## run A
// RSA_TOP
module RSA_TOP (
    clk, rst_n, in_valid,
    in_p, in_q, in_e, in_c,
    out_valid, out_m
);
input clk, rst_n, in_valid;
input [3:0] in_p, in_q;
input [7:0] in_e, in_c;
output reg out_valid;
output reg [7:0] out_m;
parameter WIDTH = 4 ;
parameter ST_IN = 0 ;
parameter ST_OUT = 1 ;  
reg current_state  ;
reg next_state  ;
reg  [WIDTH*2-1:0] c_text , c_wait_1 ;
reg  [WIDTH-1  :0] get_p, get_q ;
reg  [WIDTH*2-1:0] get_e ;
reg  [WIDTH*2-1:0] decrypted_text  ;
reg  [WIDTH*2-1:0] decrypted_text_wait_1  ;
wire [WIDTH*2-1:0] OUT_D, OUT_N ;
reg  [WIDTH*2-1:0] private_D , private_N ;
reg  [2:0] count_number ;
reg  [2:0] count_out ; 
integer i  ;
reg count_1 ;
always@(posedge clk, negedge rst_n)
begin
	if(!rst_n)
		begin
			count_1 <= 'd0 ;
		end
	else if (current_state == ST_IN)
		begin
			if (in_valid) begin
				if(count_1 !=1) 
					count_1 <= count_1 + 'd1 ;
			end
		end
	else
		count_1 <= 'd0 ;
end	
reg [2:0] count_8 ;
always@(posedge clk, negedge rst_n)
begin
	if(!rst_n)
		begin
			count_8 <= 'd0 ;
		end
	else if (current_state == ST_IN)
		begin
			if (in_valid) begin
				count_8 <= count_8 + 'd1 ;
			end
		end
	else if (current_state == ST_OUT)
		begin
			count_8 <= count_8 + 'd1 ;
		end
	else
		count_8 <= 'd0 ;
end
always@(posedge clk, negedge rst_n)
begin
	if(!rst_n)
		begin
			get_e <='d0;
			get_p <='d0;
			get_q <='d0;
		end
	else 
		begin
			if (count_1 == 0)
				begin
					get_e <= in_e ;
					get_p <= in_p ;
					get_q <= in_q ;
				end
		end	
end
always@(posedge clk, negedge rst_n)
begin
	if(!rst_n)
		begin
				c_text <= 'd0;
		end
	else if (current_state == ST_IN)
		begin
			if(in_valid ) 
				c_text <= in_c;
		end
end
always@ (posedge clk , negedge rst_n )begin
	if (!rst_n )begin
		c_wait_1 <= 'd0 ;
	end else begin
		c_wait_1 <= c_text ;
	end
end
always@(posedge clk, negedge rst_n)
begin
	if(!rst_n)begin
			private_D <= 'd0;
			private_N <= 'd0;
	end
	else if (current_state == ST_IN)begin
			if (count_1 == 1)begin
				private_D <= OUT_D;
				private_N <= OUT_N;
			end
	end
end
RSA_IP #(.WIDTH(WIDTH)) U0 ( .IN_P(get_p) , .IN_Q(get_q) , .IN_E(get_e) , .OUT_N (OUT_N) , .OUT_D (OUT_D) )  ; 
wire [WIDTH*2-1:0] a0 , a1  ;
wire [WIDTH*4-1:0] a0_square ;
assign a0 = c_wait_1 % private_N ;	 
  ...
Size: about 16000 cells after synthesis, about 180 flip-flops, roughly 36 I/O pins.
Settings: LEC_CHECK=0, ABC_AREA=1, CAP_MARGIN=20, CORE_MARGIN=2, CORE_UTILIZATION=72, CTS_CLUSTER_SIZE=71, PLACE_DENSITY_LB_ADDON=0.2, SETUP_SLACK_MARGIN=2.16, SLEW_MARGIN=20; clock period 14.4 ns.
run.sh (not shown) runs the stock make flow with config.mk's settings and CLKGATE_MAP_FILE=.
Run A did not make it past detailed placement (3_5_place_dp), where a tool error ended it.
### run A -> run B
- clearing PLACE_DENSITY_LB_ADDON, which used to be 0.2
- clearing CTS_CLUSTER_SIZE, which used to be 71
- swapping 72 for 70 in CORE_UTILIZATION
- clearing SETUP_SLACK_MARGIN, which used to be 2.16
- putting PLACE_DENSITY at 0.65 where nothing was set
- clearing ABC_AREA, which used to be 1
- swapping 14.4 for 72.9 in the clock period (ns, I/O delays scaled along)
--- outcome ---
- Run B finished all stages; layout check result: FAIL, due to negative setup slack.
- | post-synthesis sequential element count | run A vs run B | ≈ equal |
- Run B ended up with a lower initial core utilization than run A did.
- The fraction of the yosys area taken by sequential cells was comparable across run A and run B.
--- input diff run B..run C ---
- PLACE_DENSITY removed (was 0.65)
- CORE_UTILIZATION changed from 70 to 55
- the clock period (ns, I/O delays scaled along) changed from 72.9 to 85.7
Findings:
Compared to run B, the router laid down less metal wire for run C. Worst-path cell with the longest stage delay = sky130_fd_sc_hd__fa_2: run B; worst-path cell with the longest stage delay = sky130_fd_sc_hd__or4b_2: run C. Of run B and run C, run C shows the lower worst hold slack, with run B above it. Run B finished all stages; however, its layout fails the closing checks, the failures being negative setup slack. Having completed the whole flow, run C delivered a layout that passed the timing, DRC and antenna checks.
[inputs] run D vs run C
- CORE_UTILIZATION changed from 55 to 40
- the clock period (ns, I/O delays scaled along) changed from 85.7 to 90.0
Results
Run D vs. run C: number of vias per cell now sits lower; die area now sits higher; final area now sits at about the same level; met2 capacity usage during global routing now sits lower; global-route track usage on met1 now sits lower.
Measured against each other, run D and run C differ in peak per-stage delay on the critical path, the higher figure coming from run D.

========
== raven ==
RSA_TOP again, from the RTL that the note above started with.
make LEC_CHECK=0 ABC_AREA=1 CAP_MARGIN=5 CORE_ASPECT_RATIO=0.89 CORE_MARGIN=2 CORE_UTILIZATION=72 CTS_CLUSTER_DIAMETER=190 GPL_TIMING_DRIVEN=1 MAX_ROUTING_LAYER=met4 MIN_ROUTING_LAYER=met1 SLEW_MARGIN=5 TNS_END_PERCENT=75 finish   # period 53.3 ns
FAIL raven @ global routing: tool exited with error
Changes in quartz relative to raven:
Settings: CORE_UTILIZATION now 71, was 72; CTS_CLUSTER_DIAMETER now 203, was 190; CAP_MARGIN now 20, was 5; the clock period (ns, I/O delays scaled along) now 61.4, was 53.3.
## What came out
Chip area of quartz exceeds that of raven slightly. Comparing quartz against raven, there is no change at all in chip area line of the yosys report. | quartz | all stages done | FAIL | setup timing |. From quartz to raven, cell count listed in synth_stat.txt did not move at all.
Input changes introduced in ember (baseline for comparison: quartz):
Settings: swapping 71 for 10 in CORE_UTILIZATION; clearing CTS_CLUSTER_DIAMETER, which used to be 203; swapping 5 for 20 in SLEW_MARGIN; clearing ABC_AREA, which used to be 1; clearing CORE_ASPECT_RATIO, which used to be 0.89; clearing TNS_END_PERCENT, which used to be 75; clearing MAX_ROUTING_LAYER, which used to be met4; clearing MIN_ROUTING_LAYER, which used to be met1; clearing GPL_TIMING_DRIVEN, which used to be 1; swapping 61.4 for 104.0 in the clock period (ns, I/O delays scaled along).
[summary]
- ember ended with every stage complete and zero timing, DRC or antenna violations.
- ember improves on quartz in starting DRC count in detailed routing.
- ember vs. quartz: synthesized netlist cell count went down by 1867.
- On sequential share of layout area, ember tracks quartz almost exactly.
- Reported for quartz and ember, max-slew violation count turned out identical to the last digit.
- [compare] base=quartz new=ember: final setup slack of the worst path +22.11 ns; total wirelength of the detailed-routed design -55000 µm.
- Transition time at the pin with the least slew margin delta for ember relative to quartz: 0.25 ns lower
- met3 routing resource usage after global routing ends up lower on ember.
- Note that the number of logic inverters in the finished layout recorded for ember amounts to 0.41 times the value seen in quartz.
Input-level comparison between harbor and ember:
Settings: ABC_AREA newly set to 1; CORE_UTILIZATION changed from 10 to 71; the clock period (ns, I/O delays scaled along) changed from 104.0 to 61.1.
### Flow results
- Every stage of harbor finished as expected; the final checks, on the other hand, flagged setup timing, which means the layout fails.
- Taking ember as 1.0, harbor lands at 1.14 on via count.
- Global-route met3 utilization, ember and harbor: larger value in harbor
- Setup clock skew after layout: harbor lower than ember
- Taking ember as the reference point, the xor and xnor area share after synthesis of harbor rises by 4.6 points.
#### Input delta (maple over harbor)
Settings: putting HOLD_SLACK_MARGIN at -0.09 where nothing was set; putting CTS_CLUSTER_DIAMETER at 224 where nothing was set; swapping 61.1 for 70.4 in the clock period (ns, I/O delays scaled along).
## What came out
- No stage failed in maple, and the final checks on the layout all came back clean.
- maple reports a higher sequential share of layout area than harbor does.
- harbor has a higher design area than maple.
- maple — number of diodes 6 lower, harbor as reference

========
RSA_TOP again, from the RTL that the note above started with.
clock: 54.8 ns
lec_check: 0
abc_area: 1
cap_margin: 20
core_margin: 7
core_utilization: 51
gpl_timing_driven: 1
hold_slack_margin: 0.23
max_routing_layer: met5
place_density: 0.57
setup_slack_margin: 5.0
slew_margin: 40
tns_end_percent: 65
The baseline completed and failed the layout checks on negative setup slack.
Edit:
ABC_AREA = unset   (was 1)
CORE_MARGIN = 2   (was 7)
CORE_UTILIZATION = 72   (was 51)
GPL_TIMING_DRIVEN = unset   (was 1)
HOLD_SLACK_MARGIN = unset   (was 0.23)
MAX_ROUTING_LAYER = unset   (was met5)
PLACE_DENSITY = unset   (was 0.57)
SETUP_SLACK_MARGIN = 2.16   (was 5.0)
SLEW_MARGIN = 20   (was 40)
TNS_END_PERCENT = unset   (was 65)
clock period = 14.4 ns   (was 54.8 ns; I/O delays follow)
Result:
- Now the flow never finished: it broke off in detailed placement
- area after synthesis came out higher slightly
- die size decreases by a quarter to a third
- synthesized cell count decreases by roughly a tenth
Edit:
CORE_UTILIZATION = 68   (was 72)
SETUP_SLACK_MARGIN = unset   (was 2.16)
clock period = 25.5 ns   (was 14.4 ns; I/O delays follow)
The changed run stopped in clock tree synthesis, error DPL-0033.
Die area rose by 5.8%.
Area after synthesis stays the same.
Synthesized cell count stays the same.
Edit:
ABC_AREA = 1   (was unset)
CELL_PAD_IN_SITES_GLOBAL_PLACEMENT = 1   (was unset)
CORE_UTILIZATION = 40   (was 68)
clock period = 98.2 ns   (was 25.5 ns; I/O delays follow)
What happened:
- The changed run ran to the end with no violations
- area after synthesis came out lower slightly
- die size came out higher by well over a third
- synthesized cell count came out higher by roughly a tenth
Edit:
CELL_PAD_IN_SITES_GLOBAL_PLACEMENT = unset   (was 1)
CORE_UTILIZATION = 65   (was 40)
CTS_CLUSTER_DIAMETER = 340   (was unset)
CTS_CLUSTER_SIZE = 95   (was unset)
clock period = 36.9 ns   (was 98.2 ns; I/O delays follow)
Outcome: With this change the flow stopped in global routing (GRT-0116). Die size came out lower by well over a third. Synthesized cell count does not change. Synthesized area stays the same.
